==> flow/design.v (excerpt) <==
module HandwashSensor(
    input clk,
    input reset,
    input acceptLeftHandDistance,
    input [15:0] leftHandDistance,
    input acceptLeftHandGain,
    input [7:0] leftHandGain,
    input acceptRightHandDistance,
    input [15:0] rightHandDistance,
    input acceptRightHandGain,
    input [7:0] rightHandGain,
    output waterOn
);
reg [15:0] leftHandDistanceHeld;
 always@(posedge clk)  begin
     if(reset)
         leftHandDistanceHeld <= 0;
     else if(acceptLeftHandDistance)
         leftHandDistanceHeld <= leftHandDistance;
     else
         leftHandDistanceHeld <= leftHandDistanceHeld;
 end
reg [7:0] leftHandGainHeld;
 always@(posedge clk)  begin
     if(reset)
         leftHandGainHeld <= 0;
     else if(acceptLeftHandGain)
         leftHandGainHeld <= leftHandGain;
     else
         leftHandGainHeld <= leftHandGainHeld;
 end
reg [15:0] rightHandDistanceHeld;
 always@(posedge clk)  begin
     if(reset)
         rightHandDistanceHeld <= 0;
     else if(acceptRightHandDistance)
         rightHandDistanceHeld <= rightHandDistance;
     else
         rightHandDistanceHeld <= rightHandDistanceHeld;
 end
reg [7:0] rightHandGainHeld;
 always@(posedge clk)  begin
     if(reset)
         rightHandGainHeld <= 0;
     else if(acceptRightHandGain)
         rightHandGainHeld <= rightHandGain;
     else
         rightHandGainHeld <= rightHandGainHeld;
 end
wire [15:0] leftHand;
  ...
For scale: ~1100 cells after synthesis, ~80 flip-flops, ~55 I/O pins, about 10000 sq um of cells after synthesis.
export LEC_CHECK = 0
export ABC_AREA = 0
export CAP_MARGIN = 0
export CORE_MARGIN = 2
export CORE_UTILIZATION = 72
export CTS_CLUSTER_DIAMETER = 364
export CTS_CLUSTER_SIZE = 97
export PLACE_DENSITY = 0.41
export SETUP_SLACK_MARGIN = -0.35
export SLEW_MARGIN = 20
export TNS_END_PERCENT = 10
create_clock -name core_clock -period 3.5 [get_ports {clk}]
run.sh (not shown) runs the stock make flow with config.mk's settings and CLKGATE_MAP_FILE=.
The first run died in 5_1_grt with GRT-0232.
Change:
- ABC_AREA: 0 -> default
- CAP_MARGIN: 0 -> 20
- CORE_UTILIZATION: 72 -> 40
- CTS_CLUSTER_DIAMETER: 364 -> default
- CTS_CLUSTER_SIZE: 97 -> default
- PLACE_DENSITY: 0.41 -> default
- SETUP_SLACK_MARGIN: -0.35 -> default
- TNS_END_PERCENT: 10 -> default
- clock period: 3.5 -> 7.0 ns (I/O delays scaled with it)
Outcome: Now the flow ran to the end with no violations; die area went up by 77%; area after synthesis stays the same; synthesized cell count stays the same.

========
HandwashSensor again, from the RTL that the note above started with.
Design HandwashSensor, start of the top module:
module HandwashSensor(
    input clk,
    input reset,
    input acceptLeftHandDistance,
    input [15:0] leftHandDistance,
    input acceptLeftHandGain,
    input [7:0] leftHandGain,
    input acceptRightHandDistance,
    input [15:0] rightHandDistance,
    input acceptRightHandGain,
    input [7:0] rightHandGain,
    output waterOn
);
make LEC_CHECK=0 ABC_AREA=1 CAP_MARGIN=20 CORE_MARGIN=2 CORE_UTILIZATION=72 CTS_CLUSTER_DIAMETER=218 CTS_CLUSTER_SIZE=99 PLACE_DENSITY=0.4 SLEW_MARGIN=20 TNS_END_PERCENT=5 finish   # period 3.27 ns
The baseline finished but fails on negative setup slack.
Change:
Settings changed: ABC_AREA 1 to unset, CORE_UTILIZATION 72 to 64, CTS_CLUSTER_DIAMETER 218 to unset, CTS_CLUSTER_SIZE 99 to unset, PLACE_DENSITY 0.4 to 0.43, TNS_END_PERCENT 5 to unset.
Clock period 3.27 ns to 6.03 ns, I/O delays scaled along.
After rerunning:
- The changed run ran to the end with no violations
- die size went up by 4.2%
- worst setup slack gains 2.6 ns
- worst hold slack improved by 0.054 ns
- maximum frequency drops by 2.3%
- flip-flop count does not change
- register-to-register slack gains 2.6 ns
- cell count is lower by 28%
- combinational power shrinks by 83%
Change:
Settings changed: CORE_UTILIZATION 64 to 72, CTS_CLUSTER_DIAMETER set to 376, CTS_CLUSTER_SIZE set to 100.
What happened:
- via count rises by 2.0%
- area after synthesis does not change
- total power falls by 3.7%
- critical path depth is unchanged
- sequential share of layout area stays flat
- hold slack loses 0.0039 ns
- utilization rises by 9.2 points
Change:
Settings changed: ABC_AREA set to 1, CORE_UTILIZATION 72 to 67, CTS_CLUSTER_DIAMETER 376 to unset, CTS_CLUSTER_SIZE 100 to unset, PLACE_DENSITY 0.43 to unset.
Clock period 6.03 ns to 4.46 ns, I/O delays scaled along.
=> The changed run finished with timing, DRC and antenna clean. Global-route usage hardly moves. Routed wire length went up by 17%. Sequential power went up by 43%. Worst setup slack is worse by 0.76 ns. Via count went up by 25%.

========
The RTL this note starts from:
==> flow/design.v <==
module HandwashSensor(
    input clk,
    input reset,
    input acceptLeftHandDistance,
    input [15:0] leftHandDistance,
    input acceptLeftHandGain,
    input [7:0] leftHandGain,
    input acceptRightHandDistance,
    input [15:0] rightHandDistance,
    input acceptRightHandGain,
    input [7:0] rightHandGain,
    output waterOn
);
reg [15:0] leftHandDistanceHeld;
 always@(posedge clk)  begin
     if(reset)
         leftHandDistanceHeld <= 0;
     else if(acceptLeftHandDistance)
         leftHandDistanceHeld <= leftHandDistance;
     else
         leftHandDistanceHeld <= leftHandDistanceHeld;
 end
reg [7:0] leftHandGainHeld;
 always@(posedge clk)  begin
     if(reset)
         leftHandGainHeld <= 0;
     else if(acceptLeftHandGain)
         leftHandGainHeld <= leftHandGain;
     else
         leftHandGainHeld <= leftHandGainHeld;
 end
reg [15:0] rightHandDistanceHeld;
 always@(posedge clk)  begin
     if(reset)
         rightHandDistanceHeld <= 0;
     else if(acceptRightHandDistance)
         rightHandDistanceHeld <= rightHandDistance;
     else
         rightHandDistanceHeld <= rightHandDistanceHeld;
 end
reg [7:0] rightHandGainHeld;
 always@(posedge clk)  begin
     if(reset)
         rightHandGainHeld <= 0;
     else if(acceptRightHandGain)
         rightHandGainHeld <= rightHandGain;
     else
         rightHandGainHeld <= rightHandGainHeld;
 end
wire [15:0] leftHand;
 wire [23:0] leftHandDistanceHeld_Mult_leftHandGainHeld;
 DSP48_AxB dsp_leftHandDistanceHeld_Mult_leftHandGainHeld(
     .CLK(clk),
     .A({ {9{1'b0}}, leftHandDistanceHeld}),
     .B({ {10{1'b0}}, leftHandGainHeld}),
     .P(leftHandDistanceHeld_Mult_leftHandGainHeld)
 );
 reg [16:0] leftHandDistanceHeld_Mult_leftHandGainHeld_ShiftR_7;
 always@(posedge clk) begin
     if(reset)
         leftHandDistanceHeld_Mult_leftHandGainHeld_ShiftR_7 <= 0;
     else
         leftHandDistanceHeld_Mult_leftHandGainHeld_ShiftR_7 <= leftHandDistanceHeld_Mult_leftHandGainHeld >> 7;
 end
 assign leftHand = leftHandDistanceHeld_Mult_leftHandGainHeld_ShiftR_7;
wire [15:0] rightHand;
 wire [23:0] rightHandDistanceHeld_Mult_rightHandGainHeld;
 DSP48_AxB dsp_rightHandDistanceHeld_Mult_rightHandGainHeld(
     .CLK(clk),
     .A({ {9{1'b0}}, rightHandDistanceHeld}),
     .B({ {10{1'b0}}, rightHandGainHeld}),
     .P(rightHandDistanceHeld_Mult_rightHandGainHeld)
 );
 reg [16:0] rightHandDistanceHeld_Mult_rightHandGainHeld_ShiftR_7;
 always@(posedge clk) begin
     if(reset)
         rightHandDistanceHeld_Mult_rightHandGainHeld_ShiftR_7 <= 0;
     else
         rightHandDistanceHeld_Mult_rightHandGainHeld_ShiftR_7 <= rightHandDistanceHeld_Mult_rightHandGainHeld >> 7;
 end
 assign rightHand = rightHandDistanceHeld_Mult_rightHandGainHeld_ShiftR_7;
parameter threshold = 1500;
assign waterOn = leftHand != 0 && rightHand != 0 && (leftHand < threshold || rightHand < threshold);
endmodule
module DSP48_AxB
   (CLK,
    A,
    B,
    P);
  input CLK;
  input [24:0]A;
  input [17:0]B;
  output [42:0]P;
assign P = A*B;
endmodule
clock: 3.64 ns
lec_check: 0
cap_margin: 30
cell_pad_in_sites_detail_placement: 2
core_aspect_ratio: 1.68
core_margin: 2
core_utilization: 39
cts_cluster_diameter: 177
cts_cluster_size: 88
gpl_routability_driven: 1
gpl_timing_driven: 1
max_routing_layer: met5
min_routing_layer: met2
slew_margin: 20
tns_end_percent: 20
The starting point finished but failed the layout checks on setup timing.
Change:
Settings changed: CAP_MARGIN 30 to 20, CELL_PAD_IN_SITES_DETAIL_PLACEMENT 2 to default, CORE_ASPECT_RATIO 1.68 to default, CORE_UTILIZATION 39 to 40, CTS_CLUSTER_DIAMETER 177 to default, CTS_CLUSTER_SIZE 88 to default, GPL_ROUTABILITY_DRIVEN 1 to default, GPL_TIMING_DRIVEN 1 to default, MAX_ROUTING_LAYER met5 to default, MIN_ROUTING_LAYER met2 to default, TNS_END_PERCENT 20 to default.
Clock period 3.64 ns to 5.18 ns, I/O delays scaled along.
Outcome: With this change the flow finished clean; clock power shrinks by 29%; final area shrinks by 16%; fmax grows by 7.2%; global-route usage shrinks by 39 points; area after synthesis is unchanged.
Change:
Settings changed: CORE_ASPECT_RATIO from default to 0.5, CORE_UTILIZATION 40 to 59.
Clock period 5.18 ns to 7.0 ns, I/O delays scaled along.
=> The changed run completed without violations; worst hold slack improves by 130 ps; non-clock buffer count is lower by 20; setup slack improves by 1600 ps; global-route usage is higher by 8.7 points; via count is higher by 1.2%; routed wire length is higher by 0.54%; cell area is lower by 2.7%; synthesized cell count does not change.
Change:
Settings changed: CORE_MARGIN 2 to 8, CORE_UTILIZATION 59 to 40, TNS_END_PERCENT from default to 15.
After rerunning:
- synthesized cell count does not change
- utilization decreases by 22 points
- critical path depth does not change
- routed wire length is about the same
- worst hold slack gets worse by 21 ps
Change:
Settings changed: CORE_UTILIZATION 40 to 67.
After rerunning: The new run finished clean; power is higher by 0.51%; final area decreases by about 1.6%; area after synthesis is unchanged.
Change:
Settings changed: CELL_PAD_IN_SITES_DETAIL_PLACEMENT from default to 1, CORE_ASPECT_RATIO 0.5 to 1.17, CORE_MARGIN 8 to 10, CORE_UTILIZATION 67 to 35, CTS_CLUSTER_SIZE from default to 78, GPL_ROUTABILITY_DRIVEN from default to 0, GPL_TIMING_DRIVEN from default to 0, MAX_ROUTING_LAYER from default to met4, PLACE_DENSITY_LB_ADDON from default to 0.25, TNS_END_PERCENT 15 to default.
The new run finished clean; combinational power went up by 8.6%; final area went up by 3.3%; die size went up by 85%; synthesized cell count is unchanged; power went up by 6.7%; setup slack is worse by 540 ps; maximum frequency went down by 9.5%; routed wire length went up by 22%; cell count went up by 15%; non-clock buffer count went up by 34.
Power and IR drop assume default switching activity.
